==> exp/maple <==
==> flow/design.v <==
module buck_v1_0 #(
  parameter model_data_width = 25,
  parameter model_decimal_width = 16
)(
  input aclk, 
  input resetn, 
  input clock_enable,
  input pwm, 
  input signed [model_data_width-1:0] input_voltage,
  input signed [model_data_width-1:0] period_inductor,
  input signed [model_data_width-1:0] period_capacitor,
  input signed [model_data_width-1:0] inverse_resistor,
  output reg signed [model_data_width-1:0] inductor_current,
  output signed [model_data_width-1:0] capacitor_current,
  output signed [model_data_width-1:0] output_current,
  output reg signed [model_data_width-1:0] output_voltage  
);
  wire signed [model_data_width-1:0] voltage_diff;  
  wire signed [(model_data_width*2)-1:0] voltage_diff_intl_2width;  
  wire signed [model_data_width-1:0] voltage_diff_intl;  
  wire signed [(model_data_width*2)-1:0] capacitor_current_intc_2width;  
  wire signed [model_data_width-1:0] capacitor_current_intc;  
  wire signed [(model_data_width*2)-1:0] output_current_2width;  
  assign voltage_diff = pwm? input_voltage - output_voltage: -output_voltage;
  assign voltage_diff_intl_2width = voltage_diff * period_inductor;
  assign voltage_diff_intl = voltage_diff_intl_2width >>> model_decimal_width;
  always @(posedge aclk)
    if (!resetn)
      inductor_current <= 0;
    else 
      if (clock_enable)
        inductor_current <= inductor_current + voltage_diff_intl;
  assign capacitor_current = inductor_current - output_current;
  assign capacitor_current_intc_2width = capacitor_current * period_capacitor;
  assign capacitor_current_intc = capacitor_current_intc_2width >>> model_decimal_width;
  always @(posedge aclk)
    if (!resetn)
      output_voltage <= 0;
    else 
      if (clock_enable)
        output_voltage <= output_voltage + capacitor_current_intc;
  assign output_current_2width = output_voltage * inverse_resistor;
  assign output_current = output_current_2width >>> model_decimal_width;
endmodule
==> flow/run.sh <==
#!/bin/bash
# the make line also repeats each setting of config.mk as NAME=value (left out here)
make -C /OpenROAD-flow-scripts/flow DESIGN_CONFIG=/design/flow/config.mk WORK_HOME=/design/flow/orfs CLKGATE_MAP_FILE= finish
==> flow/config.mk <==
export PLATFORM = sky130hd
export DESIGN_NAME = buck_v1_0
export DESIGN_NICKNAME = buck_v1_0
export VERILOG_FILES = /design/flow/design.v
export SDC_FILE = /design/flow/constraint.sdc
export NUM_CORES = 4
export LEC_CHECK = 0
export ABC_AREA = 0
export CAP_MARGIN = 20
export CORE_MARGIN = 2
export CORE_UTILIZATION = 72
export CTS_CLUSTER_DIAMETER = 372
export CTS_CLUSTER_SIZE = 98
export PLACE_DENSITY = 0.39
export SETUP_SLACK_MARGIN = -1.4
export SLEW_MARGIN = 20
export TNS_END_PERCENT = 30
==> flow/constraint.sdc <==
create_clock -name core_clock -period 16.4 [get_ports {aclk}]
set_input_delay 3.2800 -clock core_clock [delete_from_list [all_inputs] [get_ports {aclk}]]
set_output_delay 3.2800 -clock core_clock [all_outputs]
set_load 0.01 [all_outputs]
==> exp/cedar (differences from exp/maple) <==
ABC_AREA = 1   (was 0)
CORE_UTILIZATION = 68   (was 72)
SETUP_SLACK_MARGIN = not set   (was -1.4)
==> exp/pepper (differences from exp/maple) <==
ABC_AREA = not set   (was 0)
CORE_UTILIZATION = 71   (was 72)
CTS_CLUSTER_DIAMETER = 271   (was 372)
CTS_CLUSTER_SIZE = 36   (was 98)
PLACE_DENSITY = not set   (was 0.39)
SETUP_SLACK_MARGIN = not set   (was -1.4)
TNS_END_PERCENT = not set   (was 30)
==> flow/constraint.sdc (replaced) <==
create_clock -name core_clock -period 14.3 [get_ports {aclk}]
set_input_delay 2.8600 -clock core_clock [delete_from_list [all_inputs] [get_ports {aclk}]]
set_output_delay 2.8600 -clock core_clock [all_outputs]
set_load 0.01 [all_outputs]
==> qor summary <==
| item | exp/maple | exp/cedar | exp/pepper |
|---|---|---|---|
| Result of the run | failed layout checks | failed layout checks | failed layout checks |
| Violated checks | negative setup slack | negative setup slack | negative setup slack |
| DRT Pass-1 Iters | 6 | 8 | 6 |
| Number of antenna violations at the first check in global routing | 4 | 3 | 3 |
| Simple-Gate Fraction of Synth Area | 16.4% | 16.9% | 16.4% |
| Setup Viol. Count Final | 24 | 21 | 28 |
| Count of inserted tapcells | 1165 | 1276 | 1176 |
| Number of buffers and inverters on the critical path | 11 | 21 | 21 |
| Number of DRC markers in iteration 0 | 3420 | 6312 | 3683 |
| Launching point of the worst reg2reg path | output_voltage[10] | output_voltage[7] | output_voltage[5] |
| Floorplan-stage core utilization | 72.6% | 68.7% | 71.4% |
| Number of global-route vias before repair | 54300 | 64800 | 55200 |
| Number of signal-net buffers in the layout | 765 | 1045 | 1012 |
| Dpl cells | 8801 | 10400 | 8941 |
| Cycle use final | 121% | 108% | 135% |
| Wire length of the first global-routing pass | 286000 um | 355000 um | 293000 um |
| Number of buffers added for setup after CTS | 3 | 129 | 83 |
| Total Routed Length | 177000 um | 233000 um | 183000 um |
| Die H | 302 um | 317 um | 304 um |
| Area share of the leading cell type in the synthesized netlist | 51.9% | 49.8% | 51.9% |
| Compound Share, Synth | 4.02% | 4.42% | 4.02% |

---

==> run a: inputs <==
// buck_v1_0: RTL as listed in full above, without the edits since
Settings: LEC_CHECK=0, CAP_MARGIN=10, CORE_MARGIN=2, CORE_UTILIZATION=68, CTS_CLUSTER_DIAMETER=364, CTS_CLUSTER_SIZE=41, HOLD_SLACK_MARGIN=-0.08, SLEW_MARGIN=20; clock period 14.0 ns.
run.sh (not shown) runs the stock make flow with config.mk's settings and CLKGATE_MAP_FILE=.
==> inputs of run b, as changes to run a <==
==> flow/config.mk (replaced) <==
export PLATFORM = sky130hd
export DESIGN_NAME = buck_v1_0
export DESIGN_NICKNAME = buck_v1_0
export VERILOG_FILES = /design/flow/design.v
export SDC_FILE = /design/flow/constraint.sdc
export NUM_CORES = 4
export LEC_CHECK = 0
export CAP_MARGIN = 20
export CELL_PAD_IN_SITES_GLOBAL_PLACEMENT = 2
export CORE_MARGIN = 10
export CORE_UTILIZATION = 40
export GPL_TIMING_DRIVEN = 0
export SLEW_MARGIN = 20
==> flow/constraint.sdc (replaced) <==
create_clock -name core_clock -period 28.0 [get_ports {aclk}]
set_input_delay 5.6000 -clock core_clock [delete_from_list [all_inputs] [get_ports {aclk}]]
set_output_delay 5.6000 -clock core_clock [all_outputs]
set_load 0.01 [all_outputs]
==> results <==
| item | run b | run a |
|---|---|---|
| Util after Layout | 43.5% | 80.9% |
| Worst setup slack after placement | 1.23 ns | -5.86 ns |
| GR Layer Usage met1 | 39.0% | 53.7% |
| Initial antenna violation count | 32 | 4 |
| Multi-input logic portion of the cell area | 79.4% | 74.9% |
| Met1 wire length | 106 mm | 71.9 mm |
| Global routing met3 resource utilization | 2.80% | 9.40% |
| Pin count of the biggest net entering global routing | 19 | 51 |
| Layout filler cell count | 16203 | 6208 |
| Minimum setup slack among reg-to-reg paths | 5.92 ns | -3.19 ns |
| Count of cells along the worst register-to-register path | 74 | 71 |
| Number of tapcells | 2072 | 1254 |
| Unrepaired setup endpoints after global routing | no | yes |
| Post-CTS setup repair buffer count | 0 | 47 |
| Met2 Track Usage GR | 45.4% | 62.4% |
| First-iteration detailed-routing DRC count | 3017 | 3861 |
| Worst clock skew | 0.0124 ns | 0.0111 ns |
| Run status | timing/DRC/antenna clean | failed layout checks |
| Reasons for failing layout checks | - | negative setup slack |
| Relative slew slack | 17.7% | 18.9% |
| Worst min-delay path endpoint | inductor_current[24]$_SDFFE_PN0P_ | inductor_current[0]$_SDFFE_PN0P_ |
| Number of iterations in the first detailed-routing pass | 7 | 6 |
| Count of buffers from port buffering | 193 | 203 |
| Number of placed cells counting well taps | 9490 | 9105 |

---

==> inputs of v11 <==
RTL: the design.v shown in full above, as it stands there.
export LEC_CHECK = 0
export CAP_MARGIN = 35
export CELL_PAD_IN_SITES_DETAIL_PLACEMENT = 0
export CORE_ASPECT_RATIO = 1.09
export CORE_MARGIN = 9
export CORE_UTILIZATION = 15
export CTS_CLUSTER_SIZE = 22
export GPL_ROUTABILITY_DRIVEN = 1
export HOLD_SLACK_MARGIN = 0.1
export MAX_ROUTING_LAYER = met5
export SLEW_MARGIN = 20
create_clock -name core_clock -period 27.1 [get_ports {aclk}]
==> v20 (differences from v11) <==
- CAP_MARGIN: 35 -> 20
- CELL_PAD_IN_SITES_DETAIL_PLACEMENT: 0 -> unset
- CORE_ASPECT_RATIO: 1.09 -> unset
- CORE_MARGIN: 9 -> 2
- CORE_UTILIZATION: 15 -> 71
- CTS_CLUSTER_DIAMETER: unset -> 271
- CTS_CLUSTER_SIZE: 22 -> 36
- GPL_ROUTABILITY_DRIVEN: 1 -> unset
- HOLD_SLACK_MARGIN: 0.1 -> unset
- MAX_ROUTING_LAYER: met5 -> met4
- SETUP_SLACK_MARGIN: unset -> 4.12
==> flow/constraint.sdc (replaced) <==
create_clock -name core_clock -period 14.3 [get_ports {aclk}]
set_input_delay 2.8600 -clock core_clock [delete_from_list [all_inputs] [get_ports {aclk}]]
set_output_delay 2.8600 -clock core_clock [all_outputs]
set_load 0.01 [all_outputs]
==> v12 (differences from v11) <==
- CELL_PAD_IN_SITES_DETAIL_PLACEMENT: 0 -> 2
- GPL_ROUTABILITY_DRIVEN: 1 -> 0
- MAX_ROUTING_LAYER: met5 -> met4
==> v25 (differences from v11) <==
- CAP_MARGIN: 35 -> 20
- CELL_PAD_IN_SITES_DETAIL_PLACEMENT: 0 -> unset
- CORE_ASPECT_RATIO: 1.09 -> unset
- CORE_MARGIN: 9 -> 2
- CORE_UTILIZATION: 15 -> 11
- CTS_CLUSTER_SIZE: 22 -> unset
- GPL_ROUTABILITY_DRIVEN: 1 -> unset
- HOLD_SLACK_MARGIN: 0.1 -> unset
- MAX_ROUTING_LAYER: met5 -> unset
==> flow/constraint.sdc (replaced) <==
create_clock -name core_clock -period 42.3 [get_ports {aclk}]
set_input_delay 8.4600 -clock core_clock [delete_from_list [all_inputs] [get_ports {aclk}]]
set_output_delay 8.4600 -clock core_clock [all_outputs]
set_load 0.01 [all_outputs]
==> comparison <==
In clock-buffer cell count, v12 and v25 do not differ.
Sequential share of layout area is about the same in v25 and v12.
In synthesized cell count, v20 and v12 do not differ.
Core utilization: v25 is lower than v12 (4.3 points).
The highest cell count belongs to v25, the lowest to v20.
Via count, highest first: v12, v20, v25, v11.
v11 produced a clean layout. v20 finished with setup timing left. v12 passed the timing, design-rule and antenna checks. v25 finished clean.
Global-route usage, highest first: v20, v12, v11, v25.
==> figures <==
Result of the run: v12 timing/DRC/antenna clean; v11 timing/DRC/antenna clean; v20 complete, but fails checks; v25 timing/DRC/antenna clean
Reasons for failing layout checks: v12 -; v11 -; v20 setup timing; v25 -
Sum of negative setup slack: v12 0 ns; v11 0 ns; v20 -91.56 ns; v25 0 ns
Final antenna diode count: v12 46; v11 17; v20 12; v25 22
CP peak stage delay: v12 0.71 ns; v11 0.90 ns; v20 0.57 ns; v25 0.92 ns
Chip Width: v12 644 um; v11 644 um; v20 304 um; v25 767 um
Number of buffer and inverter instances along the worst setup path: v12 14; v11 13; v20 14; v25 10
Max-Slew Margin vs Limit: v12 33.2%; v11 36.9%; v20 20.5%; v25 28.1%
Slack of the worst reg-to-reg path: v12 5.91 ns; v11 7.57 ns; v20 -2.99 ns; v25 23.40 ns
Initial Util: v12 15.1%; v11 15.1%; v20 71.4%; v25 11.0%
Final cell count without fillers: v12 13,000; v11 12,900; v20 9,086; v25 15,000
Global routing met1 resource utilization: v12 14.9%; v11 12.5%; v20 55.0%; v25 9.53%
Worst Setup Path Type: v12 in -> reg; v11 in -> reg; v20 in -> reg; v25 in -> out
Slowest stage cell on the critical path: v12 clkdlybuf4s50_1; v11 clkdlybuf4s50_1; v20 fa_1; v25 clkdlybuf4s50_1
Global-route wire length before repair: v12 469,000 um; v11 327,000 um; v20 301,000 um; v25 339,000 um
Routed vias: v12 54,000; v11 47,300; v20 51,800; v25 47,500

---

==> 10-24: inputs <==
Starts from the design.v that is shown in full above.
Settings: LEC_CHECK=0, ABC_AREA=1, CAP_MARGIN=20, CORE_ASPECT_RATIO=0.5, CORE_MARGIN=2, CORE_UTILIZATION=72, CTS_CLUSTER_DIAMETER=372, CTS_CLUSTER_SIZE=98, PLACE_DENSITY=0.39, SLEW_MARGIN=20, TNS_END_PERCENT=30; clock period 14.4 ns.
==> 02-05: changes against 10-24 <==
ABC_AREA = 0   (was 1)
CORE_ASPECT_RATIO = default   (was 0.5)
==> flow/constraint.sdc (replaced) <==
create_clock -name core_clock -period 16.4 [get_ports {aclk}]
set_input_delay 3.2800 -clock core_clock [delete_from_list [all_inputs] [get_ports {aclk}]]
set_output_delay 3.2800 -clock core_clock [all_outputs]
set_load 0.01 [all_outputs]
==> 04-12: changes against 10-24 <==
CORE_ASPECT_RATIO = default   (was 0.5)
CORE_UTILIZATION = 71   (was 72)
CTS_CLUSTER_DIAMETER = default   (was 372)
CTS_CLUSTER_SIZE = 34   (was 98)
HOLD_SLACK_MARGIN = 0.29   (was default)
MAX_ROUTING_LAYER = met4   (was default)
PLACE_DENSITY = default   (was 0.39)
TNS_END_PERCENT = default   (was 30)
==> flow/constraint.sdc (replaced) <==
create_clock -name core_clock -period 14.1 [get_ports {aclk}]
set_input_delay 2.8200 -clock core_clock [delete_from_list [all_inputs] [get_ports {aclk}]]
set_output_delay 2.8200 -clock core_clock [all_outputs]
set_load 0.01 [all_outputs]
==> 10-26: changes against 10-24 <==
ABC_AREA = default   (was 1)
CAP_MARGIN = 10   (was 20)
CORE_ASPECT_RATIO = default   (was 0.5)
CORE_UTILIZATION = 71   (was 72)
CTS_CLUSTER_DIAMETER = 364   (was 372)
CTS_CLUSTER_SIZE = 41   (was 98)
PLACE_DENSITY = default   (was 0.39)
TNS_END_PERCENT = default   (was 30)
==> flow/constraint.sdc (replaced) <==
create_clock -name core_clock -period 14.0 [get_ports {aclk}]
set_input_delay 2.8000 -clock core_clock [delete_from_list [all_inputs] [get_ports {aclk}]]
set_output_delay 2.8000 -clock core_clock [all_outputs]
set_load 0.01 [all_outputs]
==> flow_summary.ini <==
; generated from flow reports
[synthesis]
synth_top_area_share_pct = 49.85
ys_seq_share_pct = 1.501
mux_area_share_pct = 0
yosys_area_um2 = 66670

[run_status]
status = failed layout checks
check.faults = negative setup slack

[final_timing]
setup_ws_ns = -3.981
setup_viol = 40

[place]
dpl.cell_count = 10480

[global_route]
met3_usage_pct = 23.31

[floorplan]
core-area_um2 = 93190
die_y_um = 310.4
The numbers above come from 04-12.

==> flow_summary.ini <==
; physical design summary
[synthesis]
yosys_area_um2 = 66670
mux_area_share_pct = 0
syn_area_per_cell_um2 = 7.765
ys_seq_share_pct = 1.501

[cts]
numCtsBuffers = 5
clock_tree.root_cell = clkbuf_16

[floorplan]
die_y_um = 219.2

[run_status]
haltStage = global routing
stop_error = [ERROR GRT-0232] Routing congestion too high. Check the congestion heatmap in the GUI.
status = aborted with a tool error

[place]
dpl.cell_count = 10520

[global_route]
met3_usage_pct = 55.96
The numbers above come from 10-24.

==> flow_summary.ini <==
; generated from flow reports
[run_status]
check.faults = negative setup slack
status = failed layout checks

[final_timing]
setup_ws_ns = -5.120
setup_viol = 30

[floorplan]
die_y_um = 304.3

[synthesis]
yosys_area_um2 = 64030
ys_seq_share_pct = 1.563
mux_area_share_pct = 0.5198
The numbers above come from 10-26.

==> flow_summary.ini <==
; generated from flow reports
[run_status]
status = failed layout checks
check.faults = negative setup slack

[final_timing]
setup_viol = 24
setup_ws_ns = -3.486

[synthesis]
ys_seq_share_pct = 1.563
synth_top_area_share_pct = 51.90
yosys_area_um2 = 64030
mux_area_share_pct = 0.5198

[floorplan]
core-area_um2 = 88240

[global_route]
met3_usage_pct = 10.17

[place]
dpl.cell_count = 8805
The numbers above come from 02-05.


---

==> build 66: inputs <==
RTL: the design.v shown in full above, as it stands there.
==> flow/config.mk <==
export PLATFORM = sky130hd
export DESIGN_NAME = buck_v1_0
export DESIGN_NICKNAME = buck_v1_0
export VERILOG_FILES = /design/flow/design.v
export SDC_FILE = /design/flow/constraint.sdc
export NUM_CORES = 4
export LEC_CHECK = 0
export ABC_AREA = 1
export CAP_MARGIN = 0
export CELL_PAD_IN_SITES_DETAIL_PLACEMENT = 2
export CELL_PAD_IN_SITES_GLOBAL_PLACEMENT = 2
export CORE_MARGIN = 2
export CORE_UTILIZATION = 54
export CTS_CLUSTER_DIAMETER = 297
export GPL_ROUTABILITY_DRIVEN = 1
export GPL_TIMING_DRIVEN = 0
export HOLD_SLACK_MARGIN = 0.19
export MAX_ROUTING_LAYER = met4
export MIN_ROUTING_LAYER = met1
export PLACE_DENSITY_LB_ADDON = 0.16
export SETUP_SLACK_MARGIN = 0.93
export SLEW_MARGIN = 20
export TNS_END_PERCENT = 80
==> flow/constraint.sdc <==
create_clock -name core_clock -period 19.4 [get_ports {aclk}]
set_input_delay 3.8800 -clock core_clock [delete_from_list [all_inputs] [get_ports {aclk}]]
set_output_delay 3.8800 -clock core_clock [all_outputs]
set_load 0.01 [all_outputs]
==> trial 95 (differences from build 66) <==
==> flow/config.mk (replaced) <==
export PLATFORM = sky130hd
export DESIGN_NAME = buck_v1_0
export DESIGN_NICKNAME = buck_v1_0
export VERILOG_FILES = /design/flow/design.v
export SDC_FILE = /design/flow/constraint.sdc
export NUM_CORES = 4
export LEC_CHECK = 0
export CAP_MARGIN = 20
export CORE_MARGIN = 2
export CORE_UTILIZATION = 40
export SLEW_MARGIN = 20
==> flow/constraint.sdc (replaced) <==
create_clock -name core_clock -period 25.4 [get_ports {aclk}]
set_input_delay 5.0800 -clock core_clock [delete_from_list [all_inputs] [get_ports {aclk}]]
set_output_delay 5.0800 -clock core_clock [all_outputs]
set_load 0.01 [all_outputs]
==> trial 1 (differences from build 66) <==
==> flow/config.mk (replaced) <==
export PLATFORM = sky130hd
export DESIGN_NAME = buck_v1_0
export DESIGN_NICKNAME = buck_v1_0
export VERILOG_FILES = /design/flow/design.v
export SDC_FILE = /design/flow/constraint.sdc
export NUM_CORES = 4
export LEC_CHECK = 0
export ABC_AREA = 1
export CAP_MARGIN = 15
export CORE_MARGIN = 2
export CORE_UTILIZATION = 72
export CTS_CLUSTER_DIAMETER = 299
export HOLD_SLACK_MARGIN = 0.29
export MAX_ROUTING_LAYER = met4
export SETUP_SLACK_MARGIN = -1.36
export SLEW_MARGIN = 20
==> flow/constraint.sdc (replaced) <==
create_clock -name core_clock -period 14.1 [get_ports {aclk}]
set_input_delay 2.8200 -clock core_clock [delete_from_list [all_inputs] [get_ports {aclk}]]
set_output_delay 2.8200 -clock core_clock [all_outputs]
set_load 0.01 [all_outputs]
==> trial 22 (differences from build 66) <==
==> flow/config.mk (replaced) <==
export PLATFORM = sky130hd
export DESIGN_NAME = buck_v1_0
export DESIGN_NICKNAME = buck_v1_0
export VERILOG_FILES = /design/flow/design.v
export SDC_FILE = /design/flow/constraint.sdc
export NUM_CORES = 4
export LEC_CHECK = 0
export CAP_MARGIN = 20
export CORE_MARGIN = 2
export CORE_UTILIZATION = 72
export CTS_CLUSTER_DIAMETER = 155
export MAX_ROUTING_LAYER = met4
export SLEW_MARGIN = 20
==> flow/constraint.sdc (replaced) <==
create_clock -name core_clock -period 18.3 [get_ports {aclk}]
set_input_delay 3.6600 -clock core_clock [delete_from_list [all_inputs] [get_ports {aclk}]]
set_output_delay 3.6600 -clock core_clock [all_outputs]
set_load 0.01 [all_outputs]
==> results <==
|  | trial 95 | build 66 | trial 22 | trial 1 |
|---|---|---|---|---|
| Root buffer selected by CTS | sky130_fd_sc_hd__clkbuf_16 | - | sky130_fd_sc_hd__clkbuf_16 | sky130_fd_sc_hd__clkbuf_16 |
| Tally of clock buffers in the finished layout | 5 | - | 5 | 5 |
| Outcome | timing/DRC/antenna clean | aborted with a tool error | finished with violations | finished with violations |
| Last stage reached | - | global placement (3_3_place_gp) | - | - |
| Violated checks | - | - | negative setup slack | negative setup slack |
| Total Routing Usage GR | 0.239 | - | 0.428 | 0.528 |
| CTS tree | built | - | built | built |
| Slew of the pin with the lowest slew margin | 1.22 ns | - | 1.25 ns | 1.33 ns |
| Vias after detailed routing | 47.0k | - | 51.0k | 64.2k |
| Basic Gates by Area | 0.164 | 0.169 | 0.164 | 0.169 |
| Highest cell delay on the worst timing path | 1.17 ns | - | 0.56 ns | 0.64 ns |
| Inverters, non-clock | 1,882 | - | 1,882 | 2,531 |
| CTS buffer count | 5 | - | 5 | 5 |
| Total negative setup slack | 0 ns | - | -14.26 ns | -64.94 ns |
| Cells after synthesis | 7,210 | 8,586 | 7,210 | 8,586 |
| Layout-stage area growth over the synthesis result | 7.53% | - | 14.9% | 18.9% |
| Highest metal layer with signal wires | met4 | - | met4 | met4 |
